### flow/design.v
`timescale 1ns / 1ps
module fifo #(
    parameter DATA_WIDTH = 16,
    parameter DEPTH = 64, 
    parameter ALMOST_FULL_THRESH = 56,
    parameter ALMOST_EMPTY_THRESH = 8
)(
    input                   clk,
    input                   rst_n,        
    input                   wr_en,
    input  [DATA_WIDTH-1:0] wr_data,
    input                   rd_en,
    output reg [DATA_WIDTH-1:0] rd_data,
    output                  full,
    output                  empty,
    output                  almost_full,
    output                  almost_empty,
    output                  overflow_err,
    output                  underflow_err,
    output [DATA_WIDTH-1:0] fifo_count
);
    function integer clog2;
        input integer value;
        integer i;
        begin
            clog2 = 0;
            for (i = value-1; i > 0; i = i >> 1)
                clog2 = clog2 + 1;
        end
    endfunction
    localparam ADDR_WIDTH = clog2(DEPTH);
    reg [DATA_WIDTH-1:0] mem [0:DEPTH-1];
    reg [ADDR_WIDTH-1:0] write_pointer;    
    reg [ADDR_WIDTH-1:0] read_pointer;     
    reg [clog2(DEPTH+1)-1:0] count;        
    reg overflow_flag, underflow_flag;
    assign full         = (count == DEPTH);
    assign empty        = (count == 0);
    assign almost_full  = (count >= ALMOST_FULL_THRESH);
    assign almost_empty = (count <= ALMOST_EMPTY_THRESH);
    assign overflow_err = overflow_flag;
    assign underflow_err= underflow_flag;
    assign fifo_count   = count;
    always @(posedge clk) begin
        if (wr_en && !full)
            mem[write_pointer] <= wr_data;
    end
    always @(posedge clk or negedge rst_n) begin
        if (!rst_n) begin
            write_pointer <= 0;
        end else if (wr_en) begin
            if (!full) begin
                write_pointer <= write_pointer + 1'b1;
            end
        end
    end
    always @(posedge clk or negedge rst_n) begin
        if (!rst_n) begin
            read_pointer <= 0;
            rd_data <= 0;
        end else if (rd_en) begin
            if (!empty) begin
                rd_data <= mem[read_pointer];
                read_pointer <= read_pointer + 1'b1;
            end
        end
    end
    always @(posedge clk or negedge rst_n) begin
        if (!rst_n) begin
            count <= 0;
        end else begin
            case ({wr_en && !full, rd_en && !empty})
                2'b10: count <= count + 1'b1; 
                2'b01: count <= count - 1'b1;
                default: count <= count;      
            endcase
        end
    end
    always @(posedge clk or negedge rst_n) begin
        if (!rst_n) begin
            overflow_flag  <= 1'b0;
            underflow_flag <= 1'b0;
        end else begin
            if (wr_en && full)
                overflow_flag <= 1'b1;
            else if (overflow_flag && rd_en && !empty)
                overflow_flag <= 1'b0;
            if (rd_en && empty)
                underflow_flag <= 1'b1;
            else if (underflow_flag && wr_en && !full)
                underflow_flag <= 1'b0;
        end
    end
endmodule
### flow/constraint.sdc
create_clock -name core_clock -period 1.73 [get_ports {clk}]
set_input_delay 0.3460 -clock core_clock [delete_from_list [all_inputs] [get_ports {clk}]]
set_output_delay 0.3460 -clock core_clock [all_outputs]
set_load 0.01 [all_outputs]
### flow/config.mk
export PLATFORM = sky130hd
export DESIGN_NAME = fifo
export DESIGN_NICKNAME = fifo
export VERILOG_FILES = /design/flow/design.v
export SDC_FILE = /design/flow/constraint.sdc
export NUM_CORES = 4
export LEC_CHECK = 0
export ABC_AREA = 0
export CAP_MARGIN = 20
export CORE_MARGIN = 2
export CORE_UTILIZATION = 72
export CTS_CLUSTER_SIZE = 90
export PLACE_DENSITY_LB_ADDON = 0.0
export SETUP_SLACK_MARGIN = 0.51
export SLEW_MARGIN = 20
### flow/run.sh
#!/bin/bash
# the make line also repeats each setting of config.mk as NAME=value (left out here)
make -C /OpenROAD-flow-scripts/flow DESIGN_CONFIG=/design/flow/config.mk WORK_HOME=/design/flow/orfs CLKGATE_MAP_FILE= finish
==> Changelog: implementation, run 1 <==
### Changed

* Routed wire length at 157100 um
* I/O pin cnt at 58
* Final WS setup at -1.832 ns
* Worst R2R Start: read_pointer[0]$_DFFE_PN0P_
* Startpoint of the worst hold path: wr_data[6]
* Metal-1 WL at 42850 um
* Hold endpoint: mem[39][6]$_DFFE_PP_
* Largest net degree at the start of global routing at 65
* Comb pwr at 34500 uW
* Share of the synthesized area in the top cell type at 0.7491
* Vias/cell at 8.289
* Pwr dens at 1718 nW/um2
* Synth mux share at 0.1412
* Slowest-stage cell, CP: a211oi_1
* Drt first pass iters at 10
* Final worst-path cycle share at 2.059
* HPWL after DPL at 61440 um
* Cells along the critical path: buf_12, buf_6, buf_12, buf_12, mux4_2, a22o_1, a211oi_1, o31ai_1
* Register area share after synthesis at 0.7717
* Ys async rst share at 0.03487
* Status: complete, but fails checks
* Met2 wire len at 69900 um
* Crit path DRT at 2.20 ns
* CP bufs+invs at 4
* CTS clk-pin slew, worst paths at 0.08 ns
* Tool warning count at 31
* Hold Crit Class: in -> reg
* GR Overflow Total at 0
* Vias in the first global route at 24382
* Dominant cell type by area after synthesis: edfxtp_1
* Initial antenna violation count at 12
* Ys flops at 1061
* Via count at 27180
* P_clk at 24000 uW
* Die extent in x at 242.8 um
* Sequential cell area at 31690 um2
* Count of final setup violators at 1090
* Worst setup path endpoint: rd_data[7]$_DFFE_PN0P_
* Area Overhead vs Synth at 26.63%
* Compound-Gate Fraction of Synth Area at 0.04197
* Insertion delay of the later-clocked pin in the worst-skew pair at 0.69 ns
* Mapped Area at 41050 um2
* P_seq at 30800 uW
* Switching power share of the total at 0.3557
* Clock Root Buffer: clkbuf_16
* Worst Skew at 0.03872 ns
* RSZ-0062 raised after global routing: yes
* Slew HR at -0.007377
* Die Height at 242.8 um
* Clock H-tree levels at 3
* Area reported by Yosys stat at 41050 um2
* Post-synth top cells: edfxtp_1, mux4_2, mux2i_1
* Clock Power Share at 0.269
* Row count at 87
* Core area at 56390 um2
* Clock tree from TritonCTS: done
* Port bufs at 48
* Top Consumer: combinational cells
* Avg Cell Area, Syn at 20.60 um2
* Final hold violation count at 0
* Final ANT Viol Nets at 0
* Worst Reg-to-Reg Cells at 8
* Synth Instances at 1993
* Max layer used: met5
* Crit path depth at 8
* Simple-gate share of the synthesized area at 0.02292
* Worst setup EP type: register
* Max-cap violations at 1
* Post-route minimum period at 3.562 ns
* Slew at the pin closest to its max-slew limit at 1.502 ns
* CP dominant cell by count: buf_12
* Synth Area in XOR/XNOR at 0.003841
* Comb area leader: multiplexers
* Worst path top cell family by delay: AND-OR/OR-AND gates
* Cells in synth_stat.txt at 1993
* Detail Route met3 WL at 27420 um
* Most numerous cell in the Yosys netlist: edfxtp_1
* Post-layout nets at 2463
* Crit path largest cell delay at 1.22 ns
* Crit path launch type: register
* First DRT Iteration DRCs at 5593
* Internal power at 57530 uW
* Post-synth EDFFs at 1024
* Static leakage at 0.01743 uW
* Die area at 58940 um2
* Arrival time worst endpoint at 4.03 ns
* WS Path Type: reg -> reg
* Largest cells by area after synthesis: edfxtp_1, mux4_2, mux2i_1
* Worst setup path start: read_pointer[0]$_DFFE_PN0P_
* FILL cells at 1342
* Logic gate share of total power at 0.386
* Yosys warning count at 1
* Floorplan core density at 0.7280
* WL/cell at 47.90 um
* DRC Markers at 0
* Reg2reg setup slack at -1.83 ns
* Switching power at 31760 uW
* Distinct lib cells at 58
* Maximum vdd drop at 0.001903 V
* Comb area at 9894 um2
* Worst hold slack at 0.05147 ns
* Final Util at 0.9218
* Hold depth at 1
* Final Max-Slew Violation Tally at 2
* Reg2Reg Capture Point: rd_data[7]$_DFFE_PN0P_
* Commonest flop: edfxtp_1
* Total clock sinks at 1061
* TritonCTS Buffers at 100
* Sequential power share at 0.344
* First-pass GRT wire length at 179800 um
* Max Fclk at 280.8 MHz
* Placer Congestion at 0.9578
* CTS max path bufs at 3
* Violated Checks: max-capacitance violations, max-slew violations, negative setup slack
* Adder Area Share at 0.001524
* Total GRT Usage at 0.4384
* CP max FO at 9
==> what timing repair did <==
item / 4_1_cts / 5_1_grt
setup buffers: 57 / 27
cloned: 15 / 34
endpoints found under the hold margin: 24 / 0
gates resized: 138 / 91
hold buffers: 1 / 0
endpoints found under the setup margin: 1090 / 1090
pin swaps: 37 / 40
==> layout make-up <==
cell class                      instances  share of cell area
Timing Repair Buffer                  462              0.1159
Antenna cell                            5           0.0002407
Tap cell                              756             0.01820
Clock buffer                          113             0.05031
Inverter                                6           0.0005777
Clock inverter                         69             0.01490
Sequential cell                      1061              0.6096
Multi-Input combinational cell        807              0.1904
==> routing by layer <==
layer | GRT usage | vias up
met5 | 0 | -
met4 | 0.2337 | 18
met3 | 0.1039 | 1209
met2 | 0.6901 | 3864
met1 | 0.5823 | 12880
li1 | - | 9209
==> per-stage QoR <==
step / cells / setup TNS [ns] / power (uW) / instance area (um2) / worst slack (ns)
after floorplan: 2001 / -737.60 / 44180 / 41500 / -1.411
final: 3279 / -1109.76 / 89300 / 51980 / -1.832
after global placement: 2958 / -899.10 / 55320 / 45640 / -1.056
after detailed placement: 2958 / -916.42 / 55890 / 45640 / -1.156
after CTS: 3213 / -939.68 / 81560 / 50590 / -1.093
after global routing: 3274 / -1108.28 / 89400 / 51970 / -1.746
==> run 2, diff against run 1 <==
- ABC_AREA: 0 -> 1
- CELL_PAD_IN_SITES_DETAIL_PLACEMENT: unset -> 0
- CELL_PAD_IN_SITES_GLOBAL_PLACEMENT: unset -> 1
- CORE_UTILIZATION: 72 -> 63
- CTS_CLUSTER_SIZE: 90 -> unset
- PLACE_DENSITY: unset -> 0.92
- PLACE_DENSITY_LB_ADDON: 0.0 -> unset
- SETUP_SLACK_MARGIN: 0.51 -> -0.17
- clock period: 1.73 -> 2.28 ns (I/O delays scaled with it)
==> Changelog: implementation, run 2 <==
### Changed

* Status: complete, but fails checks
* Violated Checks: negative setup slack
* Simple-gate share of the synthesized area at 0.2070 (+0.1841)
* Post-CTS setup buffers at 0 (-100%)
* # diodes at 0 (-5)
* GR Overflow Total at 0 (unchanged)
* Routed wire length at 120400 um (-23%)
* Register area share after synthesis at 0.7059 (-0.06580)
* Placer Congestion at 0.9236 (-3.6%)
* Post-route minimum period at 2.396 ns (-1.166 ns)
* P_clk at 16800 uW (-30%)
* Initial antenna violation count at 0 (-12)
* Internal power at 40210 uW (-30%)
* Core area at 70270 um2 (+25%)
* Switching power at 24410 uW (-23%)
* Worst setup EP type: register
* CP bufs+invs at 3 (-1)
* Distinct lib cells at 31 (-47%)
* Max-cap violations at 0 (-1)
* Share of the synthesized area in the top cell type at 0.6852 (-0.06387)
* WS Path Type: reg -> reg
* Logic gate share of total power at 0.385 (about the same)
* Final hold violation count at 0 (unchanged)
* Port bufs at 48 (unchanged)
* Cells along the critical path: buf_12, buf_12, buf_4, nand2_1, nand2_1, nand2_1, nand3_1, nand3_1, nand2_1, nand3_1, nand2_1, nand2_1, nand2_1
* I/O pin cnt at 58 (unchanged)
* Synth Instances at 4137 (+110%)
* FILL cells at 4606 (+240%)
* Dpl cell area at 48690 um2 (+6.7%)
* Reg2reg setup slack at -0.12 ns (+1.72 ns)
* Comb pwr at 24800 uW (-28%)
* DRC Markers at 0 (unchanged)
* Slew at the pin closest to its max-slew limit at 0.6164 ns (-0.8856 ns)
* Clock H-tree levels at 3 (unchanged)
* Largest net degree at the start of global routing at 66 (+1.5%)
* Layout Cells excl Fill at 5381 (+64%)
* Mapped Area at 44870 um2 (+9.3%)
* Final ANT Viol Nets at 0 (unchanged)
* Tot Pwr at 64620 uW (-28%)
* Crit path DRT at 2.88 ns (+0.68 ns)
* First DRT Iteration DRCs at 4167 (-25%)
* Commonest flop: edfxtp_1
* Comb area leader: simple AND/OR/NAND/NOR gates
* Avg Cell Area, Syn at 10.85 um2 (-47%)
* Cells in synth_stat.txt at 4137 (+110%)
* Dominant cell type by area after synthesis: edfxtp_1
* Row count at 97 (+11%)
* Slowest-stage cell, CP: dfrtp_4
* Vias/cell at 5.766 (-30%)
* Final Max-Slew Violation Tally at 0 (-2)
* Worst path top cell family by delay: simple AND/OR/NAND/NOR gates
* CP max FO at 30 (+21)
* Post-route cell area at 52120 um2 (+0.27%)
* Worst Skew at 0.01680 ns (-0.02192 ns)
* Maximum vdd drop at 0.0008640 V (-55%)
* CTS clk-pin slew, worst paths at 0.06 ns (-0.02 ns)
* Via count at 31029 (+14%)
* TritonCTS Buffers at 103 (+3.0%)
* Slew HR at 0.5891 (+0.5965)
* Floorplan core density at 0.6386 (-0.08939)
* Sequential power share at 0.355 (+0.011)
* Synth mux share at 0 (-0.1412)
* Ys async rst share at 0.03487 (unchanged)
* Final worst-path cycle share at 1.051 (-1.008)
* Drt first pass iters at 8 (-2)
* Insertion delay of the later-clocked pin in the worst-skew pair at 0.67 ns (-0.02 ns)
* Most numerous cell in the Yosys netlist: nand2_1
* Crit path depth at 13 (+5)
* Post-synth top cells: nand2_1, edfxtp_1, nand3_1
* Final WS setup at -0.1162 ns (+1.716 ns)
* Worst setup path endpoint: rd_data[7]$_DFFE_PN0P_
* Post-layout nets at 4380 (+78%)
* Adder Area Share at 0.001394 (-0.0001299)
* Startpoint of the worst hold path: wr_data[9]
* CTS max path bufs at 3 (unchanged)
* Clock Power Share at 0.260 (-0.009)
* P_seq at 23000 uW (-25%)
* Area Overhead vs Synth at 16.15%
* Hold Crit Class: in -> reg
* Top Consumer: combinational cells
* Die Height at 270.9 um (+12%)
* Hold depth at 1 (unchanged)
* First-pass GRT wire length at 179100 um (-0.40%)
* Worst R2R Start: read_pointer[0]$_DFFE_PN0P_
* Die extent in x at 270.9 um (+12%)
* Count of final setup violators at 14 (-99%)
* Worst Reg-to-Reg Cells at 13 (+5)
* Pwr dens at 1240 nW/um2 (-28%)
* Die area at 73380 um2 (+25%)
* CP dominant cell by count: nand2_1
* Worst setup path start: read_pointer[0]$_DFFE_PN0P_
* Vias in the first global route at 29358 (+20%)
* Crit path launch type: register
* Clock Root Buffer: clkbuf_16
* HPWL after DPL at 72330 um (+18%)
* Total clock sinks at 1061 (unchanged)
* Area reported by Yosys stat at 44870 um2 (+9.3%)
* Clock tree from TritonCTS: done
* Reg2Reg Capture Point: rd_data[7]$_DFFE_PN0P_
* Crit path largest cell delay at 0.52 ns (-0.70 ns)
* Yosys warning count at 1 (unchanged)
* Placed cell count at 5187 (+75%)
* Compound-Gate Fraction of Synth Area at 0.01910 (-0.02287)
* Largest cells by area after synthesis: edfxtp_1, nand2_1, nand3_1
* WL/cell at 22.38 um (-53%)
* Synth Area in XOR/XNOR at 0.003904 (+0.00006288)
* Switching power share of the total at 0.3777 (+0.02203)
* Static leakage at 0.02092 uW (+20%)
* Ys flops at 1061 (unchanged)
* Post-synth EDFFs at 1024 (unchanged)
* Total GRT Usage at 0.3300 (-0.1085)
* Arrival time worst endpoint at 3.00 ns (-1.03 ns)
* Hold endpoint: mem[5][9]$_DFFE_PP_
* Max Fclk at 417.3 MHz (+49%)
* Tool warning count at 29 (-6.5%)
[run 2: layer usage]
| layer | global-route usage | vias up | part of all wire |
|---|---|---|---|
| met4 | 0.1303 | 0 | 0.045 |
| li1 | - | 14209 | - |
| met5 | 0 | - | 0 |
| met1 | 0.4760 | 14803 | 0.38 |
| met3 | 0.05334 | 278 | 0.11 |
| met2 | 0.5095 | 1739 | 0.46 |
[run 2: metrics by stage]
step                hold WS, ns  worst slack (ns)  setup TNS [ns]    util
finish                   0.2288           -0.1162         -0.5515  0.7417
floorplan                0.1604           -0.1735          -5.181       -
global placement         0.4660           -0.3024          -69.69  0.6929
global route             0.2002           -0.1558          -2.530  0.7417
detailed placement       0.4593           -0.2784         -105.87  0.6929
CTS                      0.1923           -0.1691         -0.6433  0.7407
[run 2: final cells by class]
class	instances	area [um2]	area share
sequential	1061	31690	0.6079
multi-input combinational	2443	10470	0.2008
timing repair buffer	334	3872	0.07430
clock buffer	123	2726	0.05231
inverter	412	1570	0.03013
tap	940	1176	0.02257
clock inverter	68	623.1	0.01195
[run 2: timing repair]
action | in CTS | in global routing
setup endpoints to repair | 3 | 11
hold endpoints to repair | 16 | 0
hold buffers | 1 | 0
pin swaps | 0 | 0
cloned | 0 | 2
gates resized | 3 | 9
==> run 3, diff against run 2 <==
- ABC_AREA: 1 -> unset
- CAP_MARGIN: 20 -> 15
- CELL_PAD_IN_SITES_DETAIL_PLACEMENT: 0 -> unset
- CELL_PAD_IN_SITES_GLOBAL_PLACEMENT: 1 -> unset
- CORE_UTILIZATION: 63 -> 70
- CTS_CLUSTER_SIZE: unset -> 37
- PLACE_DENSITY: 0.92 -> 0.6
- SETUP_SLACK_MARGIN: -0.17 -> unset
- clock period: 2.28 -> 1.89 ns (I/O delays scaled with it)
==> Changelog: implementation, run 3 <==
### Changed

* Max Fclk at 357.5 MHz (-14%)
* Post-synth top cells: edfxtp_1, mux4_2, mux2i_1
* Vias/cell at 6.991 (+21%)
* Static leakage at 0.01671 uW (-20%)
* Status: complete, but fails checks
* Vias in the first global route at 22743 (-23%)
* Clock Root Buffer: clkbuf_16
* Row count at 88 (-9.3%)
* First DRT Iteration DRCs at 3291 (-21%)
* Initial antenna violation count at 0 (unchanged)
* Slew HR at 0.3760 (-0.2131)
* Crit path largest cell delay at 0.55 ns (+0.03 ns)
* Max-cap violations at 0 (unchanged)
* Final ANT Viol Nets at 0 (unchanged)
* Startpoint of the worst hold path: wr_data[2]
* Hold endpoint: mem[51][2]$_DFFE_PP_
* Die extent in x at 246.2 um (-9.1%)
* Port bufs at 48 (unchanged)
* Die Height at 246.2 um (-9.1%)
* Post-route cell area at 50100 um2 (-3.9%)
* WS Path Type: reg -> reg
* Register area share after synthesis at 0.7717 (+0.06580)
* Placement Setup Slack at -0.9277 ns (-0.6493 ns)
* Top Consumer: sequential cells
* Internal power at 50730 uW (+26%)
* Clock Power Share at 0.275 (+0.015)
* P_clk at 20300 uW (+21%)
* Final worst-path cycle share at 1.480 (+0.4292)
* Area reported by Yosys stat at 41050 um2 (-8.5%)
* Hold depth at 1 (unchanged)
* DRC Markers at 0 (unchanged)
* Switching power share of the total at 0.3121 (-0.06559)
* Comb area leader: multiplexers
* Clock tree from TritonCTS: done
* Worst setup EP type: register
* Largest cells by area after synthesis: edfxtp_1, mux4_2, mux2i_1
* Worst setup path endpoint: count[4]$_DFFE_PN0P_
* Slew at the pin closest to its max-slew limit at 0.9350 ns (+0.3186 ns)
* Cells in synth_stat.txt at 1993 (-52%)
* # diodes at 0 (unchanged)
* Simple-gate share of the synthesized area at 0.02292 (-0.1841)
* Final WS setup at -0.9075 ns (-0.7913 ns)
* First-pass GRT wire length at 156400 um (-13%)
* Ys async rst share at 0.03487 (unchanged)
* Clock H-tree levels at 3 (unchanged)
* Violated Checks: negative setup slack
* WL/cell at 34.31 um (+53%)
* Worst Skew at 0.02201 ns (+0.005211 ns)
* Switching power at 23020 uW (-5.7%)
* Reg2Reg Capture Point: count[4]$_DFFE_PN0P_
* Tool warning count at 33 (+14%)
* Post-layout nets at 2400 (-45%)
* Insertion delay of the later-clocked pin in the worst-skew pair at 0.67 ns (about the same)
* Crit path DRT at 2.44 ns (-0.44 ns)
* Synth mux share at 0.1412 (+0.1412)
* Final Max-Slew Violation Tally at 0 (unchanged)
* Comb pwr at 25700 uW (+4%)
* CP max FO at 4 (-87%)
* Post-synth EDFFs at 1024 (unchanged)
* TritonCTS Buffers at 101 (-1.9%)
* Count of final setup violators at 1085 (+1071)
* Pwr dens at 1472 nW/um2 (+19%)
* Hold Crit Class: in -> reg
* P_seq at 27800 uW (+21%)
* Final hold violation count at 0 (unchanged)
* Crit path launch type: register
* Total GRT Usage at 0.3705 (+0.04053)
* Drt first pass iters at 6 (-2)
* Avg Cell Area, Syn at 20.60 um2 (+90%)
* Slowest-stage cell, CP: or4_4
* Area Overhead vs Synth at 22.04%
* Sequential power share at 0.377 (+0.022)
* Ys flops at 1061 (unchanged)
* Compound-Gate Fraction of Synth Area at 0.04197 (+0.02287)
* Logic gate share of total power at 0.348 (-0.037)
* Comb area at 9464 um2 (-9.6%)
* Reg2reg setup slack at -0.91 ns (-0.79 ns)
* Sequential cell area at 31690 um2 (about the same)
* Maximum vdd drop at 0.001482 V (+72%)
* Synth Area in XOR/XNOR at 0.003841 (-0.00006288)
* Worst Reg-to-Reg Cells at 11 (-2)
* Most numerous cell in the Yosys netlist: edfxtp_1
* Worst hold slack at 0.08960 ns (-0.1392 ns)
* RSZ-0062 raised after global routing: yes
* Via count at 22504 (-27%)
* FILL cells at 2180 (-53%)
* Adder Area Share at 0.001524 (+0.0001299)
* HPWL after DPL at 64120 um (-11%)
* Total clock sinks at 1061 (unchanged)
* Cells along the critical path: or4_4, o41a_1, buf_6, inv_8, ha_4, xor2_1, ha_2, and3b_1, o21ai_2, a211o_1, xnor2_1
* Post-route minimum period at 2.797 ns (+0.4013 ns)
* Arrival time worst endpoint at 3.35 ns (+0.35 ns)
* Share of the synthesized area in the top cell type at 0.7491 (+0.06387)
* Worst R2R Start: count[3]$_DFFE_PN0P_
* GR Overflow Total at 0 (unchanged)
* Placer Congestion at 0.9038 (-2.1%)
* Mapped Area at 41050 um2 (-8.5%)
* Distinct lib cells at 58 (+87%)
* Dominant cell type by area after synthesis: edfxtp_1
* Dpl cell area at 45900 um2 (-5.7%)
* Worst setup path start: count[3]$_DFFE_PN0P_
* Crit path depth at 11 (-2)
* CTS max path bufs at 3 (unchanged)
* Worst path top cell family by delay: AND-OR/OR-AND gates
* Floorplan core density at 0.7101 (+0.07152)
* Die area at 60590 um2 (-17%)
* CTS clk-pin slew, worst paths at 0.07 ns (about the same)
* Synth Instances at 1993 (-52%)
* I/O pin cnt at 58 (unchanged)
* Core area at 57810 um2 (-18%)
* Routed wire length at 110400 um (-8.3%)
* Commonest flop: edfxtp_1
* Largest net degree at the start of global routing at 65 (-1.5%)
* CP bufs+invs at 2 (-1)
* Yosys warning count at 1 (unchanged)
-- run 3: repair_timing --
action / CTS / global route
setup endpoints to repair: 1081 / 1090
gates cloned: 4 / 5
setup buffers: 28 / 14
hold buffers: 2 / 0
pin swaps: 18 / 24
gates resized: 75 / 51
hold endpoints to repair: 21 / 0
-- run 3: through the flow --
stage	instances	util	TNS [ns]	power, uW
6_report	3219	0.8666	-657.55	73760
4_1_cts	3204	0.8599	-617.10	72680
2_1_floorplan	2001	-	-568.00	40440
3_5_place_dp	2998	0.7940	-636.90	51450
3_3_place_gp	2998	0.7940	-605.16	50920
5_1_grt	3219	0.8666	-727.13	75480
-- run 3: per-layer routing --
layer	vias up	share of wire	global-route usage
met5	-	0	0
met4	0	0.047	0.1631
met3	265	0.11	0.06928
met2	1668	0.50	0.5945
met1	11497	0.35	0.5084
li1	9074	-	-
-- run 3: cell type report --
type	instances	share of cell area
clock buffer	127	0.05365
clock inverter	55	0.01166
inverter	6	0.0005994
multi-input combinational	803	0.1889
sequential	1061	0.6325
tap	765	0.01911
timing repair buffer	402	0.09356
==> run 4, diff against run 3 <==
- CAP_MARGIN: 15 -> 20
- CTS_CLUSTER_SIZE: 37 -> 25
- clock period: 1.89 -> 2.23 ns (I/O delays scaled with it)
==> Changelog: implementation, run 4 <==
### Changed

* Worst R2R Start: count[0]$_DFFE_PN0P_
* Placed cell count at 2970 (-0.93%)
* Initial antenna violation count at 4 (+4)
* Post-route minimum period at 2.871 ns (+0.07304 ns)
* Post-layout nets at 2390 (-0.42%)
* Violated Checks: negative setup slack
* Worst setup path endpoint: count[6]$_DFFE_PN0P_
* Largest net degree at the start of global routing at 65 (unchanged)
* Distinct lib cells at 58 (unchanged)
* Die area at 60590 um2 (unchanged)
* Total GRT Usage at 0.4092 (+0.03867)
* Static leakage at 0.01681 uW (+0.60%)
* Worst path top cell family by delay: AND-OR/OR-AND gates
* Drt first pass iters at 6 (unchanged)
* Hold endpoint: mem[62][8]$_DFFE_PP_
* Worst setup EP type: register
* Die extent in x at 246.2 um (unchanged)
* Port bufs at 48 (unchanged)
* Worst hold slack at 0.2858 ns (+0.1962 ns)
* Top Consumer: sequential cells
* Ys flops at 1061 (unchanged)
* Die Height at 246.2 um (unchanged)
* Worst setup path start: count[0]$_DFFE_PN0P_
* Floorplan core density at 0.7101 (unchanged)
* Logic gate share of total power at 0.360 (+0.012)
* Internal power at 42790 uW (-16%)
* Area reported by Yosys stat at 41050 um2 (unchanged)
* Switching power share of the total at 0.3208 (+0.008616)
* Startpoint of the worst hold path: wr_data[8]
* Synth Instances at 1993 (unchanged)
* Synth Area in XOR/XNOR at 0.003841 (unchanged)
* Area Overhead vs Synth at 22.71%
* Worst Reg-to-Reg Cells at 11 (unchanged)
* Arrival time worst endpoint at 3.42 ns (+0.07 ns)
* Clock tree from TritonCTS: done
* Core area at 57810 um2 (unchanged)
* Crit path DRT at 2.78 ns (+0.34 ns)
* Share of the synthesized area in the top cell type at 0.7491 (unchanged)
* Switching power at 20210 uW (-12%)
* TritonCTS Buffers at 97 (-4.0%)
* Hold depth at 2 (+1)
* Most numerous cell in the Yosys netlist: edfxtp_1
* I/O pin cnt at 58 (unchanged)
* Avg Cell Area, Syn at 20.60 um2 (unchanged)
* Status: complete, but fails checks
* Final worst-path cycle share at 1.287 (-0.1929)
* Layout Cells excl Fill at 3207 (-0.37%)
* Sequential power share at 0.375 (-0.002)
* Largest cells by area after synthesis: edfxtp_1, mux4_2, mux2i_1
* WL/cell at 37.28 um (+8.6%)
* Final WS setup at -0.6405 ns (+0.2670 ns)
* Slew at the pin closest to its max-slew limit at 0.8566 ns (-0.07838 ns)
* CTS max path bufs at 3 (unchanged)
* Mapped Area at 41050 um2 (unchanged)
* Final ANT Viol Nets at 0 (unchanged)
* Slew HR at 0.4255 (+0.04948)
* Post-synth top cells: edfxtp_1, mux4_2, mux2i_1
* Ys async rst share at 0.03487 (unchanged)
* P_clk at 16700 uW (-18%)
* Vias/cell at 7.282 (+4.2%)
* TNS Setup at -399.58 ns (+257.97 ns)
* RSZ-0062 raised after global routing: yes
* Count of final setup violators at 1056 (-2.7%)
* Simple-gate share of the synthesized area at 0.02292 (unchanged)
* CP bufs+invs at 1 (-1)
* Clock Power Share at 0.265 (-0.010)
* Routed wire length at 119500 um (+8.2%)
* First-pass GRT wire length at 170800 um (+9.2%)
* Hold Crit Class: in -> reg
* Dominant cell type by area after synthesis: edfxtp_1
* Insertion delay of the later-clocked pin in the worst-skew pair at 0.66 ns (about the same)
* Worst Skew at 0.03077 ns (+0.008752 ns)
* Cells along the critical path: or4_4, o41a_1, inv_8, ha_4, xor2_1, ha_2, a21oi_1, o31ai_1, a22oi_1, a21oi_1, xnor2_1
* Final hold violation count at 0 (unchanged)
* Crit path launch type: register
* P_seq at 23600 uW (-15%)
* WS Path Type: reg -> reg
* Vias in the first global route at 23683 (+4.1%)
* Comb pwr at 22700 uW (-12%)
* Commonest flop: edfxtp_1
* Register area share after synthesis at 0.7717 (unchanged)
* CTS clk-pin slew, worst paths at 0.06 ns (about the same)
* Final Max-Slew Violation Tally at 0 (unchanged)
* CP max FO at 4 (unchanged)
* Reg2Reg Capture Point: count[6]$_DFFE_PN0P_
* Comb area leader: multiplexers
* DRC Markers at 0 (unchanged)
* GR Overflow Total at 0 (unchanged)
* Placement Setup Slack at -0.5422 ns (+0.3855 ns)
* Maximum vdd drop at 0.001263 V (-15%)
* HPWL after DPL at 61930 um (-3.4%)
* Reg2reg setup slack at -0.64 ns (+0.27 ns)
* Yosys warning count at 1 (unchanged)
* CP dominant cell by count: a21oi_1
* Crit path largest cell delay at 0.56 ns (about the same)
* Slowest-stage cell, CP: or4_4
* Tool warning count at 34 (+3.0%)
* Total clock sinks at 1061 (unchanged)
* Synth mux share at 0.1412 (unchanged)
* Adder Area Share at 0.001524 (unchanged)
* Max Fclk at 348.4 MHz (-2.5%)
* Crit path depth at 11 (unchanged)
* Clock Root Buffer: clkbuf_16
* FILL cells at 2112 (-3.1%)
* Row count at 88 (unchanged)
* Pwr dens at 1251 nW/um2 (-15%)
* Compound-Gate Fraction of Synth Area at 0.04197 (unchanged)
* Cells in synth_stat.txt at 1993 (unchanged)
* Clock H-tree levels at 3 (unchanged)
* Post-synth EDFFs at 1024 (unchanged)
* Max-cap violations at 0 (unchanged)
* Placer Congestion at 0.8793 (-2.7%)
* First DRT Iteration DRCs at 3495 (+6.2%)
* Via count at 23353 (+3.8%)
## run 4: metrics by stage
| step | utilization | area [um2] | power [uW] |
|---|---|---|---|
| 3_3_place_gp | 0.7920 | 45780 | 42670 |
| 2_1_floorplan | - | 41510 | 34280 |
| 6_report | 0.8714 | 50370 | 63000 |
| 4_1_cts | 0.8695 | 50260 | 61890 |
| 5_1_grt | 0.8714 | 50370 | 64230 |
| 3_5_place_dp | 0.7920 | 45780 | 43070 |
## run 4: area by class of cell
class | count | area (um2) | area share
Clock buffer | 124 | 2633 | 0.05226
Multi-Input combinational cell | 800 | 9503 | 0.1887
Sequential cell | 1061 | 31690 | 0.6290
Timing Repair Buffer | 399 | 5070 | 0.1006
Antenna cell | 1 | 2.502 | 0.00004968
Inverter | 6 | 30.03 | 0.0005961
Tap cell | 765 | 957.2 | 0.01900
Clock inverter | 51 | 491.7 | 0.009762
## run 4: timing repair
item | in CTS | in global routing
endpoints found under the hold margin | 21 | 0
pin swaps | 42 | 4
setup endpoints to repair | 1054 | 1056
gates cloned | 16 | 0
resized | 127 | 13
hold buffers | 1 | 0
setup buffers | 55 | 4
## run 4: layer usage
| layer | vias up | global-route usage | wire, um |
|---|---|---|---|
| li1 | 9046 | - | - |
| met1 | 11967 | 0.5479 | 39780 |
| met2 | 1952 | 0.6597 | 58970 |
| met3 | 382 | 0.08007 | 13960 |
| met4 | 6 | 0.1964 | 6794 |
| met5 | - | 0 | 37 |
==> run 5, diff against run 4 <==
- ABC_AREA: unset -> 1
- CELL_PAD_IN_SITES_DETAIL_PLACEMENT: unset -> 1
- CELL_PAD_IN_SITES_GLOBAL_PLACEMENT: unset -> 1
- CORE_ASPECT_RATIO: unset -> 0.98
- CORE_MARGIN: 2 -> 6
- CORE_UTILIZATION: 70 -> 40
- CTS_CLUSTER_DIAMETER: unset -> 102
- CTS_CLUSTER_SIZE: 25 -> 24
- GPL_ROUTABILITY_DRIVEN: unset -> 1
- GPL_TIMING_DRIVEN: unset -> 0
- SLEW_MARGIN: 20 -> 40
- TNS_END_PERCENT: unset -> 60
- clock period: 2.23 -> 3.87 ns (I/O delays scaled with it)
==> Changelog: implementation, run 5 <==
### Changed

* Status: timing/DRC/antenna clean
* Die area at 120400 um2 (+99%)
* Max Fclk at 297.9 MHz (-14%)
* Worst setup path start: count[1]$_DFFE_PN0P_
* Clock tree from TritonCTS: done
* Final worst-path cycle share at 0.8673 (-0.4200)
* Register area share after synthesis at 0.7059 (-0.06580)
* Top Consumer: combinational cells
* GR Overflow Total at 0 (unchanged)
* Post-synth top cells: nand2_1, edfxtp_1, nand3_1
* Startpoint of the worst hold path: wr_data[11]
* Worst setup path endpoint: count[6]$_DFFE_PN0P_
* Synth mux share at 0 (-0.1412)
* Initial antenna violation count at 4 (unchanged)
* FILL cells at 12033 (+470%)
* Mapped Area at 44870 um2 (+9.3%)
* Worst Reg-to-Reg Cells at 18 (+7)
* Post-layout nets at 4357 (+82%)
* Hold depth at 1 (-1)
* Tool warning count at 28 (-18%)
* Ys flops at 1061 (unchanged)
* Core area at 111100 um2 (+92%)
* Count of final setup violators at 0 (-100%)
* Slowest-stage cell, CP: dfrtp_1
* Yosys warning count at 1 (unchanged)
* Final hold violation count at 0 (unchanged)
* Dominant cell type by area after synthesis: edfxtp_1
* Largest cells by area after synthesis: edfxtp_1, nand2_1, nand3_1
* Placer Congestion at 0.8872 (+0.90%)
* P_seq at 13400 uW (-43%)
* Post-CTS setup buffers at 0 (-100%)
* Vias in the first global route at 30634 (+29%)
* Vias/cell at 5.251 (-28%)
* CTS clk-pin slew, worst paths at 0.10 ns (+0.04 ns)
* Slew at the pin closest to its max-slew limit at 0.8846 ns (+0.02796 ns)
* Worst setup EP type: register
* Worst Skew at 0.04660 ns (+0.01583 ns)
* Worst R2R Start: count[1]$_DFFE_PN0P_
* Sequential cell area at 31680 um2 (about the same)
* Switching power share of the total at 0.4361 (+0.1153)
* Total GRT Usage at 0.2520 (-0.1572)
* Synth Area in XOR/XNOR at 0.003904 (+0.00006288)
* Distinct lib cells at 31 (-47%)
* Adder Area Share at 0.001394 (-0.0001299)
* Comb pwr at 15300 uW (-33%)
* Crit path largest cell delay at 0.46 ns (-0.10 ns)
* Compound-Gate Fraction of Synth Area at 0.01910 (-0.02287)
* Row count at 121 (+38%)
* Sequential power share at 0.382 (+0.007)
* Crit path DRT at 4.46 ns (+1.68 ns)
* Area reported by Yosys stat at 44870 um2 (+9.3%)
* Switching power at 15340 uW (-24%)
* Insertion delay of the later-clocked pin in the worst-skew pair at 0.69 ns (+0.03 ns)
* Synth Instances at 4137 (+110%)
* Slew HR at 0.4103 (-0.01519)
* Placed cell count at 5754 (+94%)
* CTS max path bufs at 3 (unchanged)
* Ys async rst share at 0.03487 (unchanged)
* Crit path depth at 18 (+7)
* DRC Markers at 0 (unchanged)
* CP max FO at 11 (+7)
* Static leakage at 0.01975 uW (+18%)
* Hold endpoint: mem[31][11]$_DFFE_PP_
* Simple-gate share of the synthesized area at 0.2070 (+0.1841)
* Cells in synth_stat.txt at 4137 (+110%)
* Layout Cells excl Fill at 5847 (+82%)
* Maximum vdd drop at 0.0004683 V (-63%)
* Comb area at 10920 um2 (+15%)
* P_clk at 6470 uW (-61%)
* Routed wire length at 154200 um (+29%)
* Via count at 30704 (+31%)
* First DRT Iteration DRCs at 2723 (-22%)
* Post-CTS resize count at 0 (-100%)
* HPWL after DPL at 110800 um (+79%)
* Share of the synthesized area in the top cell type at 0.6852 (-0.06387)
* Drt first pass iters at 5 (-1)
* Cells along the critical path: nor2_1, nand3_1, o21ai_0, inv_1, buf_2, buf_2, ha_1, buf_2, xnor2_1, inv_1, ha_1, inv_1, nand2_1, nand3_1, nand3_1, xor2_1, nand2_1, nand2_1
* Total clock sinks at 1061 (unchanged)
* Post-synth EDFFs at 1024 (unchanged)
* Die Height at 343.6 um (+40%)
* WS Path Type: reg -> reg
* Pwr dens at 693.0 nW/um2 (-45%)
* Worst path top cell family by delay: buffers and inverters
* Most numerous cell in the Yosys netlist: nand2_1
* Reg2reg setup slack at 0.51 ns (+1.15 ns)
* Comb area leader: simple AND/OR/NAND/NOR gates
* Max-cap violations at 0 (unchanged)
* Floorplan core density at 0.4038 (-0.3063)
* Largest net degree at the start of global routing at 57 (-12%)
* Post-route minimum period at 3.356 ns (+0.4858 ns)
* RSZ-0062 raised after global routing: no
* Area Overhead vs Synth at 13.15%
* Final Max-Slew Violation Tally at 0 (unchanged)
* Clock Power Share at 0.184 (-0.081)
* First-pass GRT wire length at 218700 um (+28%)
* TritonCTS Buffers at 51 (-47%)
* I/O pin cnt at 58 (unchanged)
* Arrival time worst endpoint at 3.94 ns (+0.52 ns)
* Commonest flop: edfxtp_1
* Crit path launch type: register
* Internal power at 19840 uW (-54%)
* Reg2Reg Capture Point: count[6]$_DFFE_PN0P_
* Hold Crit Class: in -> reg
* Final ANT Viol Nets at 0 (unchanged)
* Clock Root Buffer: clkbuf_16
* Clock H-tree levels at 2 (-1)
* WL/cell at 26.37 um (-29%)
* Logic gate share of total power at 0.434 (+0.074)
* TNS Setup at 0 ns (+399.58 ns)
* Die extent in x at 350.3 um (+42%)
* Avg Cell Area, Syn at 10.85 um2 (-47%)
* CP bufs+invs at 6 (+5)
* Port bufs at 48 (unchanged)
## run 5: final cells by class
class | instances | area share
antenna | 2 | 0.00009857
buffer | 229 | 0.02489
clock buffer | 84 | 0.02841
sequential | 1061 | 0.6239
clock inverter | 6 | 0.001971
multi-input combinational | 2443 | 0.2150
inverter | 412 | 0.03051
tap | 1476 | 0.03637
timing repair buffer | 134 | 0.03891
## run 5: metrics by stage
stage | setup slack, ns | hold WS, ns | area [um2] | util | power (uW)
2_1_floorplan | 1.202 | 0.4784 | 44900 | - | 21730
6_report | 0.5137 | 0.3620 | 50770 | 0.4569 | 35190
4_1_cts | 0.5096 | 0.3182 | 50760 | 0.4568 | 35290
3_5_place_dp | 0.08094 | 0.4686 | 49200 | 0.4428 | 28880
5_1_grt | 0.2275 | 0.3468 | 50770 | 0.4569 | 36880
3_3_place_gp | -0.8771 | 0.4633 | 47230 | 0.4250 | 28290
## run 5: repair_timing
item / in CTS / in global routing
hold endpoints to repair: 6 / 0
setup endpoints to repair: 0 / 0
hold buffers: 1 / 0
## run 5: per-layer routing
metal  global-route usage  share of wire
met5                    0       0.000078
met4              0.07077          0.031
met3              0.03996          0.066
met2               0.4081           0.46
met1               0.3561           0.44
==> run 6, diff against run 5 <==
- CELL_PAD_IN_SITES_DETAIL_PLACEMENT: 1 -> unset
- CELL_PAD_IN_SITES_GLOBAL_PLACEMENT: 1 -> unset
- CORE_ASPECT_RATIO: 0.98 -> unset
- CORE_MARGIN: 6 -> 2
- CORE_UTILIZATION: 40 -> 72
- CTS_CLUSTER_DIAMETER: 102 -> unset
- CTS_CLUSTER_SIZE: 24 -> 72
- GPL_ROUTABILITY_DRIVEN: 1 -> unset
- GPL_TIMING_DRIVEN: 0 -> unset
- PLACE_DENSITY: 0.6 -> 0.64
- SETUP_SLACK_MARGIN: unset -> 0.18
- SLEW_MARGIN: 40 -> 20
- TNS_END_PERCENT: 60 -> unset
- clock period: 3.87 -> 1.79 ns (I/O delays scaled with it)
==> Changelog: implementation, run 6 <==
### Changed

* Status: complete, but fails checks
* Violated Checks: negative setup slack
* Crit path depth at 13 (-5)
* Floorplan core density at 0.7272 (+0.3233)
* Largest net degree at the start of global routing at 65 (+14%)
* Clock H-tree levels at 3 (+1)
* Dominant cell type by area after synthesis: edfxtp_1
* TritonCTS Buffers at 102 (+100%)
* Clock Root Buffer: clkbuf_16
* Vias/cell at 6.335 (+21%)
* Sequential cell area at 31690 um2 (about the same)
* Die area at 64340 um2 (-47%)
* Pwr dens at 1647 nW/um2 (+140%)
* HPWL after DPL at 75010 um (-32%)
* Worst Reg-to-Reg Cells at 13 (-5)
* Total clock sinks at 1061 (unchanged)
* GR Overflow Total at 0 (unchanged)
* Adder Area Share at 0.001394 (unchanged)
* Total GRT Usage at 0.4163 (+0.1643)
* Post-layout nets at 4473 (+2.7%)
* Cells in synth_stat.txt at 4137 (unchanged)
* Via count at 34029 (+11%)
* Arrival time worst endpoint at 2.94 ns (-1.00 ns)
* Logic gate share of total power at 0.434 (about the same)
* Synth Area in XOR/XNOR at 0.003904 (unchanged)
* Crit path launch type: register
* Die Height at 253.7 um (-26%)
* Die extent in x at 253.7 um (-28%)
* WL/cell at 25.94 um (-1.6%)
* Internal power at 54840 uW (+180%)
* I/O pin cnt at 58 (unchanged)
* Slew HR at 0.4638 (+0.05347)
* Share of the synthesized area in the top cell type at 0.6852 (unchanged)
* Slowest-stage cell, CP: dfrtp_4
* Ys async rst share at 0.03487 (unchanged)
* First-pass GRT wire length at 194600 um (-11%)
* Worst setup EP type: register
* Most numerous cell in the Yosys netlist: nand2_1
* Count of final setup violators at 1070 (+1070)
* Area Overhead vs Synth at 22.13%
* Mapped Area at 44870 um2 (unchanged)
* Slew at the pin closest to its max-slew limit at 0.8035 ns (-0.08109 ns)
* Top Consumer: combinational cells
* Distinct lib cells at 31 (unchanged)
* WS Path Type: reg -> reg
* Hold endpoint: mem[49][0]$_DFFE_PP_
* Placed cell count at 5116 (-11%)
* Cells along the critical path: clkinv_8, buf_4, buf_12, nand2_1, nand2_1, nand2_1, nand3_1, nand3_1, nand2_1, nand3_1, nand2_1, nand2_1, nand2_1
* Row count at 91 (-25%)
* Final ANT Viol Nets at 0 (unchanged)
* CP dominant cell by count: nand2_1
* Worst setup path endpoint: rd_data[1]$_DFFE_PN0P_
* Max-cap violations at 0 (unchanged)
* Commonest flop: edfxtp_1
* CTS clk-pin slew, worst paths at 0.06 ns (-0.04 ns)
* Area reported by Yosys stat at 44870 um2 (unchanged)
* Worst R2R Start: read_pointer[0]$_DFFE_PN0P_
* P_seq at 29200 uW (+120%)
* Switching power share of the total at 0.3923 (-0.04375)
* Final hold violation count at 0 (unchanged)
* Startpoint of the worst hold path: wr_data[0]
* Drt first pass iters at 10 (+5)
* Post-synth EDFFs at 1024 (unchanged)
* Reg2reg setup slack at -0.56 ns (-1.07 ns)
* CP bufs+invs at 3 (-3)
* Comb pwr at 39200 uW (+160%)
* Final Max-Slew Violation Tally at 0 (unchanged)
* Post-route minimum period at 2.347 ns (-1.009 ns)
* Clock tree from TritonCTS: done
* Hold depth at 2 (+1)
* Port bufs at 48 (unchanged)
* Register area share after synthesis at 0.7059 (unchanged)
* Avg Cell Area, Syn at 10.85 um2 (unchanged)
* FILL cells at 2539 (-79%)
* Synth mux share at 0 (unchanged)
* Routed wire length at 139300 um (-9.6%)
* Final WS setup at -0.5572 ns (-1.071 ns)
* Reg2Reg Capture Point: rd_data[1]$_DFFE_PN0P_
* Insertion delay of the later-clocked pin in the worst-skew pair at 0.67 ns (-0.02 ns)
* Sequential power share at 0.324 (-0.058)
* Synth Instances at 4137 (unchanged)
* Yosys warning count at 1 (unchanged)
* Worst Skew at 0.01680 ns (-0.02980 ns)
* Worst setup path start: read_pointer[0]$_DFFE_PN0P_
* RSZ-0062 raised after global routing: yes
* Core area at 61710 um2 (-44%)
* Tot Pwr at 90250 uW (+160%)
* Switching power at 35410 uW (+130%)
* CP max FO at 26 (+15)
* Worst hold slack at 0.2281 ns (-0.1338 ns)
* Worst path top cell family by delay: simple AND/OR/NAND/NOR gates
* Hold Crit Class: in -> reg
* Crit path largest cell delay at 0.56 ns (+0.10 ns)
* P_clk at 21800 uW (+240%)
* Placer Congestion at 0.9553 (+7.7%)
* Comb area leader: simple AND/OR/NAND/NOR gates
* Static leakage at 0.02203 uW (+12%)
* Max Fclk at 426.0 MHz (+43%)
* Largest cells by area after synthesis: edfxtp_1, nand2_1, nand3_1
* Final worst-path cycle share at 1.311 (+0.4440)
* DRC Markers at 0 (unchanged)
* Ys flops at 1061 (unchanged)
* CTS max path bufs at 3 (unchanged)
* Vias in the first global route at 33179 (+8.3%)
* Compound-Gate Fraction of Synth Area at 0.01910 (unchanged)
* Simple-gate share of the synthesized area at 0.2070 (unchanged)
* Comb area at 11690 um2 (+7.1%)
* Post-synth top cells: nand2_1, edfxtp_1, nand3_1
* Tool warning count at 33 (+18%)
* Crit path DRT at 2.39 ns (-2.07 ns)
* Maximum vdd drop at 0.001478 V (+220%)
* First DRT Iteration DRCs at 5769 (+110%)
* Layout Cells excl Fill at 5372 (-8.1%)
* Initial antenna violation count at 0 (-4)
* Clock Power Share at 0.242 (+0.058)
-- run 6: area by class of cell --
class | count | area share
diodes | 2 | 0.00009132
repair inverters | 1 | 0.0001598
flip-flops and latches | 1061 | 0.5783
repair buffers | 427 | 0.09892
clock buffers | 119 | 0.04870
inverters | 412 | 0.02888
multi-input cells | 2443 | 0.2133
well taps | 837 | 0.01911
clock inverters | 70 | 0.01251
-- run 6: repair_timing --
action                                   CTS  global route
cloned                                    12            14
gates resized                            233           235
hold buffers                               1             0
hold endpoints to repair                  18             0
buffers inserted                          17            22
pin swaps                                 18            56
endpoints found under the setup margin  1085          1088
-- run 6: per-stage QoR --
stage          area, um2  utilization  setup WS [ns]  setup TNS (ns)
2_1_floorplan      45010            -        -0.6186         -522.17
4_1_cts            53350       0.8645        -0.4180         -192.11
3_5_place_dp       48890       0.7922        -0.6579         -555.32
6_report           54810       0.8881        -0.5572         -328.02
3_3_place_gp       48890       0.7922        -0.5871         -479.00
5_1_grt            54800       0.8880        -0.6110         -373.95
-- run 6: per-layer routing --
metal / vias up / part of all wire / global-route usage
li1: 14417 / - / -
met1: 15987 / 0.32 / 0.5273
met2: 2975 / 0.47 / 0.6660
met3: 650 / 0.14 / 0.09874
met4: 0 / 0.065 / 0.2408
met5: - / 0 / 0
==> run 7, diff against run 6 <==
- ABC_AREA: 1 -> 0
- CELL_PAD_IN_SITES_DETAIL_PLACEMENT: unset -> 1
- CORE_ASPECT_RATIO: unset -> 1.03
- CORE_MARGIN: 2 -> 3
- CORE_UTILIZATION: 72 -> 40
- CTS_CLUSTER_SIZE: 72 -> unset
- GPL_TIMING_DRIVEN: unset -> 1
- MIN_ROUTING_LAYER: unset -> met2
- PLACE_DENSITY: 0.64 -> unset
- SETUP_SLACK_MARGIN: 0.18 -> -0.31
- clock period: 1.79 -> 3.3 ns (I/O delays scaled with it)
==> Changelog: implementation, run 7 <==
### Changed

* I/O pin cnt at 58 (unchanged)
* Crit path largest cell delay at 0.61 ns (+0.05 ns)
* WL/cell at 30.73 um (+18%)
* Vias in the first global route at 32197 (-3.0%)
* Final worst-path cycle share at 1.019 (-0.2922)
* Area reported by Yosys stat at 41050 um2 (-8.5%)
* Via count at 27079 (-20%)
* Clock H-tree levels at 3 (unchanged)
* Post-CTS setup buffers at 0 (-17)
* Dpl cell area at 44410 um2 (-9.1%)
* Area Overhead vs Synth at 17.01%
* P_seq at 16200 uW (-45%)
* CP bufs+invs at 2 (-1)
* Comb area leader: multiplexers
* Simple-gate share of the synthesized area at 0.02292 (-0.1841)
* Ys flops at 1061 (unchanged)
* Synth Instances at 1993 (-52%)
* Total GRT Usage at 0.3098 (-0.1065)
* Post-synth EDFFs at 1024 (unchanged)
* Worst R2R Start: read_pointer[1]$_DFFE_PN0P_
* Yosys warning count at 1 (unchanged)
* Worst Skew at 0.05602 ns (+0.03922 ns)
* Post-synth top cells: edfxtp_1, mux4_2, mux2i_1
* Pwr dens at 848.7 nW/um2 (-48%)
* Logic gate share of total power at 0.298 (-0.136)
* Die area at 106500 um2 (+66%)
* CTS Hold Buffers Added at 0 (-1)
* Placement Setup Slack at 0.1170 ns (+0.7749 ns)
* Sequential power share at 0.398 (+0.074)
* Vias/cell at 7.450 (+18%)
* Static leakage at 0.01562 uW (-29%)
* Die extent in x at 321.6 um (+27%)
* WS Path Type: reg -> out
* Ys async rst share at 0.03487 (unchanged)
* Final Util at 0.4749 (-0.4132)
* Met1 global-route usage at 0 (-0.5273)
* CTS max path bufs at 3 (unchanged)
* Placer Congestion at 0.9789 (+2.5%)
* Post-CTS resize count at 0 (-100%)
* TritonCTS Buffers at 109 (+6.9%)
* Mapped Area at 41050 um2 (-8.5%)
* Post-route cell area at 48030 um2 (-12%)
* Final hold violation count at 0 (unchanged)
* CP max FO at 7 (-73%)
* Slew at the pin closest to its max-slew limit at 1.130 ns (+0.3267 ns)
* Post-layout nets at 2236 (-50%)
* Switching power at 13350 uW (-62%)
* P_clk at 12400 uW (-43%)
* Worst path top cell family by delay: buffers and inverters
* Switching power share of the total at 0.3276 (-0.06471)
* CTS clk-pin slew, worst paths at 0.06 ns (about the same)
* Comb pwr at 12200 uW (-69%)
* Reg2reg setup slack at 0.05 ns (+0.61 ns)
* Crit path depth at 4 (-9)
* Drt first pass iters at 12 (+2)
* Violated Checks: negative setup slack
* Insertion delay of the later-clocked pin in the worst-skew pair at 0.72 ns (+0.05 ns)
* Reg2Reg Capture Point: rd_data[7]$_DFFE_PN0P_
* Compound-Gate Fraction of Synth Area at 0.04197 (+0.02287)
* Slowest-stage cell, CP: or4_4
* Final ANT Viol Nets at 0 (unchanged)
* Most used routing layer: met3
* Clock Power Share at 0.304 (+0.062)
* Share of the synthesized area in the top cell type at 0.7491 (+0.06387)
* Worst setup path start: count[3]$_DFFE_PN0P_
* GR Overflow Total at 0 (unchanged)
* Synth Area in XOR/XNOR at 0.003841 (-0.00006288)
* Max Fclk at 297.4 MHz
* Internal power at 27410 uW (-50%)
* Clock Root Buffer: clkbuf_16
* Die Height at 331.1 um (+31%)
* Slew HR at 0.2466 (-0.2172)
* Synth mux share at 0.1412 (+0.1412)
* Core area at 101100 um2 (+64%)
* Port bufs at 48 (unchanged)
* First-pass GRT wire length at 161100 um (-17%)
* Status: complete, but fails checks
* Hold Crit Class: in -> async
* Count of final setup violators at 2 (-99.8%)
* Cells along the critical path: or4_4, nor2_1, buf_4, clkdlybuf4s50_1
* Post-route minimum period at 3.363 ns
* Distinct lib cells at 58 (+87%)
* Tool warning count at 28 (-15%)
* Final WS setup at -0.06294 ns (+0.4942 ns)
* Crit path launch type: register
* Adder Area Share at 0.001524 (+0.0001299)
* Met2 usage at 0.3746 (-0.2914)
* Worst setup EP type: output pin
* Row count at 118 (+30%)
* Most numerous cell in the Yosys netlist: edfxtp_1
* Largest cells by area after synthesis: edfxtp_1, mux4_2, mux2i_1
* Initial antenna violation count at 1 (+1)
* Dominant cell type by area after synthesis: edfxtp_1
* Maximum vdd drop at 0.0005256 V (-64%)
* Top Consumer: sequential cells
* Routed wire length at 111700 um (-20%)
* First DRT Iteration DRCs at 5253 (-8.9%)
* Commonest flop: edfxtp_1
* Worst setup path endpoint: empty
* Crit path DRT at 2.64 ns (+0.25 ns)
* Total clock sinks at 1061 (unchanged)
* Clock tree from TritonCTS: done
* Floorplan core density at 0.4059 (-0.3213)
* Max-cap violations at 0 (unchanged)
* Arrival time worst endpoint at 2.70 ns (-0.24 ns)
* Met3 global-route usage at 0.3962 (+0.2975)
* Register area share after synthesis at 0.7717 (+0.06580)
* HPWL after DPL at 67620 um (-9.9%)
* Largest net degree at the start of global routing at 66 (+1.5%)
* Cells in synth_stat.txt at 1993 (-52%)
* DRC Markers at 0 (unchanged)
* Final Max-Slew Violation Tally at 0 (unchanged)
* Avg Cell Area, Syn at 20.60 um2 (+90%)
* Worst Reg-to-Reg Cells at 7 (-6)
==> run 7: metrics by stage <==
stage                      TNS, ns  instances  hold slack, ns  power, uW
after floorplan            -0.3896       2001          0.3644      22930
after global placement           0       3419          0.4863      27660
after detailed placement         0       3419          0.4995      27910
after CTS                 -0.05846       3620          0.1156      40130
after global routing       -0.2521       3622          0.1811      41880
final                     -0.07663       3635          0.1358      40760
==> run 7: area by class of cell <==
type                    instances  area, um2
repair buffers                234       2330
inverters                       6      25.02
well taps                    1320       1652
fillers                      9132      53100
clock inverters                66      723.2
diodes                         14      35.03
clock buffers                 135       2835
flip-flops and latches       1061      31690
multi-input cells             799       8745
==> run 7: metal layers <==
layer / up-vias / wire (um)
met5: - / 1891
met4: 52 / 7662
met3: 715 / 45840
met2: 8653 / 56300
met1: 8976 / 0
li1: 8683 / -
==> run 8, diff against run 7 <==
- ABC_AREA: 0 -> 1
- CELL_PAD_IN_SITES_DETAIL_PLACEMENT: 1 -> unset
- CORE_ASPECT_RATIO: 1.03 -> unset
- CORE_MARGIN: 3 -> 2
- CORE_UTILIZATION: 40 -> 70
- GPL_TIMING_DRIVEN: 1 -> unset
- MIN_ROUTING_LAYER: met2 -> unset
- PLACE_DENSITY: unset -> 0.6
- SETUP_SLACK_MARGIN: -0.31 -> 0.18
- clock period: 3.3 -> 1.79 ns (I/O delays scaled with it)
==> Changelog: implementation, run 8 <==
### Changed

* Area reported by Yosys stat at 44870 um2 (+9.3%)
* Slowest-stage cell, CP: dfrtp_4
* Worst Skew at 0.02389 ns (-0.03212 ns)
* Placer Congestion at 0.9552 (-2.4%)
* Crit path launch type: register
* Reg2reg setup slack at -0.54 ns (-0.59 ns)
* RSZ-0062 raised after global routing: yes
* Max-cap violations at 0 (unchanged)
* CTS max path bufs at 3 (unchanged)
* First DRT Iteration DRCs at 6156 (+17%)
* First-pass GRT wire length at 196600 um (+22%)
* Worst Reg-to-Reg Cells at 14 (+7)
* Post-synth top cells: nand2_1, edfxtp_1, nand3_1
* CP max FO at 11 (+4)
* WL/cell at 26.04 um (-15%)
* Largest net degree at the start of global routing at 65 (-1.5%)
* Die area at 66150 um2 (-38%)
* Post-route minimum period at 2.328 ns
* Most numerous cell in the Yosys netlist: nand2_1
* TNS Setup at -286.15 ns (-286.08 ns)
* Routed wire length at 141000 um (+26%)
* Layout Cells excl Fill at 5414 (+49%)
* Slew HR at 0.4230 (+0.1764)
* Mapped Area at 44870 um2 (+9.3%)
* Row count at 92 (-22%)
* Register area share after synthesis at 0.7059 (-0.06580)
* Final Util at 0.8908 (+0.4158)
* Cells in synth_stat.txt at 4137 (+110%)
* Tool warning count at 33 (+18%)
* Worst path top cell family by delay: simple AND/OR/NAND/NOR gates
* Clock tree from TritonCTS: done
* Ys async rst share at 0.03487 (unchanged)
* Arrival time worst endpoint at 2.93 ns (+0.23 ns)
* Largest cells by area after synthesis: edfxtp_1, nand2_1, nand3_1
* Synth Area in XOR/XNOR at 0.003904 (+0.00006288)
* Clock H-tree levels at 3 (unchanged)
* Distinct lib cells at 31 (-47%)
* Adder Area Share at 0.001394 (-0.0001299)
* Status: complete, but fails checks
* Final hold violation count at 0 (unchanged)
* Cells along the critical path: clkinv_8, buf_12, buf_16, buf_6, nand2_1, nand2_1, nand2_1, nand3_1, nand3_1, nand2_1, nand3_1, nand2_1, nand2_1, nand2_1
* Sequential power share at 0.313 (-0.085)
* Max Fclk at 429.6 MHz
* Worst setup EP type: register
* Post-synth EDFFs at 1024 (unchanged)
* Simple-gate share of the synthesized area at 0.2070 (+0.1841)
* Area Overhead vs Synth at 25.44%
* Slew at the pin closest to its max-slew limit at 0.8646 ns (-0.2656 ns)
* Crit path largest cell delay at 0.57 ns (-0.04 ns)
* Tot Pwr at 93100 uW (+130%)
* DRC Markers at 0 (unchanged)
* Reg2Reg Capture Point: rd_data[15]$_DFFE_PN0P_
* Share of the synthesized area in the top cell type at 0.6852 (-0.06387)
* Worst setup path endpoint: rd_data[15]$_DFFE_PN0P_
* Synth mux share at 0 (-0.1412)
* Insertion delay of the later-clocked pin in the worst-skew pair at 0.69 ns (-0.03 ns)
* Ys flops at 1061 (unchanged)
* CP bufs+invs at 4 (+2)
* CTS clk-pin slew, worst paths at 0.06 ns (about the same)
* Clock Power Share at 0.237 (-0.067)
* GR Overflow Total at 0 (unchanged)
* Compound-Gate Fraction of Synth Area at 0.01910 (-0.02287)
* Synth Instances at 4137 (+110%)
* Total clock sinks at 1061 (unchanged)
* Placed cell count at 5119 (+50%)
* Comb pwr at 41900 uW (+240%)
* Switching power share of the total at 0.3969 (+0.06931)
* CP dominant cell by count: nand2_1
* Maximum vdd drop at 0.001310 V (+150%)
* Top Consumer: combinational cells
* WS Path Type: reg -> reg
* Initial antenna violation count at 2 (+1)
* Hold Crit Class: in -> async
* Crit path depth at 14 (+10)
* Final worst-path cycle share at 1.301 (+0.2814)
* Yosys warning count at 1 (unchanged)
* Worst setup path start: read_pointer[0]$_DFFE_PN0P_
* Vias/cell at 6.397 (-14%)
* Dominant cell type by area after synthesis: edfxtp_1
* Switching power at 36950 uW (+180%)
* Via count at 34631 (+28%)
* Clock Root Buffer: clkbuf_16
* Final WS setup at -0.5379 ns (-0.4750 ns)
* TritonCTS Buffers at 103 (-5.5%)
* P_clk at 22000 uW (+77%)
* Comb area leader: simple AND/OR/NAND/NOR gates
* Avg Cell Area, Syn at 10.85 um2 (-47%)
* Floorplan core density at 0.7101 (+0.3042)
* Final ANT Viol Nets at 0 (unchanged)
* Core area at 63200 um2 (-38%)
* Drt first pass iters at 19 (+7)
* Post-layout nets at 4508 (+100%)
* Placement Setup Slack at -0.6500 ns (-0.7670 ns)
* Vias in the first global route at 32884 (+2.1%)
* Commonest flop: edfxtp_1
* Die Height at 257.2 um (-22%)
* Count of final setup violators at 1074 (+1072)
* P_seq at 29200 uW (+80%)
* Crit path DRT at 2.39 ns (-0.25 ns)
* HPWL after DPL at 73990 um (+9.4%)
* Logic gate share of total power at 0.450 (+0.152)
* Total GRT Usage at 0.4021 (+0.09233)
* Worst R2R Start: read_pointer[0]$_DFFE_PN0P_
* Port bufs at 48 (unchanged)
* Final Max-Slew Violation Tally at 0 (unchanged)
* I/O pin cnt at 58 (unchanged)
* FILL cells at 2524 (-72%)
* Die extent in x at 257.2 um (-20%)
* Pwr dens at 1654 nW/um2 (+95%)
* Internal power at 56150 uW (+100%)
* Static leakage at 0.02251 uW (+44%)
* Violated Checks: negative setup slack
[run 8: per-stage QoR]
step	instance area [um2]	hold slack, ns
after global placement	48940	0.2916
final	56290	0.1377
after detailed placement	48940	0.2924
after floorplan	45010	0.06241
after global routing	56290	0.1486
after CTS	54150	0.1203
[run 8: routing by layer]
| metal | up-vias | global-route usage | share of wire |
|---|---|---|---|
| met5 | - | 0 | 0 |
| met4 | 0 | 0.1990 | 0.060 |
| met3 | 588 | 0.08560 | 0.15 |
| met2 | 3193 | 0.6300 | 0.46 |
| met1 | 16350 | 0.5430 | 0.33 |
| li1 | 14500 | - | - |
[run 8: area by class of cell]
| type | count | area [um2] | area share |
|---|---|---|---|
| multi-input combinational | 2443 | 12270 | 0.2180 |
| sequential | 1061 | 31690 | 0.5630 |
| inverter | 412 | 1579 | 0.02805 |
| clock buffer | 128 | 2723 | 0.04837 |
| timing repair inverter | 1 | 11.26 | 0.0002000 |
| clock inverter | 61 | 664.4 | 0.01180 |
| tap | 846 | 1059 | 0.01880 |
| antenna | 1 | 2.502 | 0.00004445 |
| timing repair buffer | 461 | 6287 | 0.1117 |
[run 8: timing repair]
item	4_1_cts	5_1_grt
endpoints found under the hold margin	37	0
hold buffers	1	0
endpoints found under the setup margin	1087	1086
gates cloned	20	37
pin swaps	86	67
resized	339	318
setup buffers	21	26
==> run 9, diff against run 8 <==
- ABC_AREA: 1 -> unset
- CAP_MARGIN: 20 -> 15
- CTS_CLUSTER_DIAMETER: unset -> 25
- CTS_CLUSTER_SIZE: unset -> 14
- SETUP_SLACK_MARGIN: 0.18 -> 0.3
- clock period: 1.79 -> 2.21 ns (I/O delays scaled with it)
==> Changelog: implementation, run 9 <==
### Implementation results

* Placer Congestion at 0.9003 (-5.7%)
* Distinct lib cells at 58 (+87%)
* Commonest flop: edfxtp_1
* Row count at 88 (-4.3%)
* Exit stage: clock tree synthesis (4_1_cts)
* Core area at 57810 um2 (-8.5%)
* Mapped Area at 41050 um2 (-8.5%)
* Synth Area in XOR/XNOR at 0.003841 (-0.00006288)
* Most numerous cell in the Yosys netlist: edfxtp_1
* Comb area leader: multiplexers
* Synth mux share at 0.1412 (+0.1412)
* Port bufs at 48 (unchanged)
* Dpl cell area at 45770 um2 (-6.5%)
* HPWL after DPL at 61340 um (-17%)
* Floorplan core density at 0.7101 (about the same)
* Die area at 60590 um2 (-8.4%)
* Post-synth top cells: edfxtp_1, mux4_2, mux2i_1
* Ys async rst share at 0.03487 (unchanged)
* Post-synth EDFFs at 1024 (unchanged)
* Dominant cell type by area after synthesis: edfxtp_1
* Share of the synthesized area in the top cell type at 0.7491 (+0.06387)
* Synth Instances at 1993 (-52%)
* Simple-gate share of the synthesized area at 0.02292 (-0.1841)
* Placed cell count at 2982 (-42%)
* Ys flops at 1061 (unchanged)
* Area reported by Yosys stat at 41050 um2 (-8.5%)
* Error: [ERROR DPL-0033] detailed placement checks failed during check placement.
* Placement Setup Slack at -0.6424 ns (+0.007551 ns)
* Die Height at 246.2 um (-4.3%)
* Status: aborted with a tool error
* Yosys warning count at 1 (unchanged)
* Register area share after synthesis at 0.7717 (+0.06580)
* Adder Area Share at 0.001524 (+0.0001299)
* I/O pin cnt at 58 (unchanged)
* Compound-Gate Fraction of Synth Area at 0.04197 (+0.02287)
* Die extent in x at 246.2 um (-4.3%)
* Cells in synth_stat.txt at 1993 (-52%)
* Avg Cell Area, Syn at 20.60 um2 (+90%)
* Largest cells by area after synthesis: edfxtp_1, mux4_2, mux2i_1
[run 9: metrics by stage]
| stage | setup TNS, ns | total power [uW] |
|---|---|---|
| detailed placement | -359.77 | 43630 |
| floorplan | -232.71 | 34580 |
| global placement | -343.42 | 43280 |
Power is estimated from default activity; no workload was simulated.
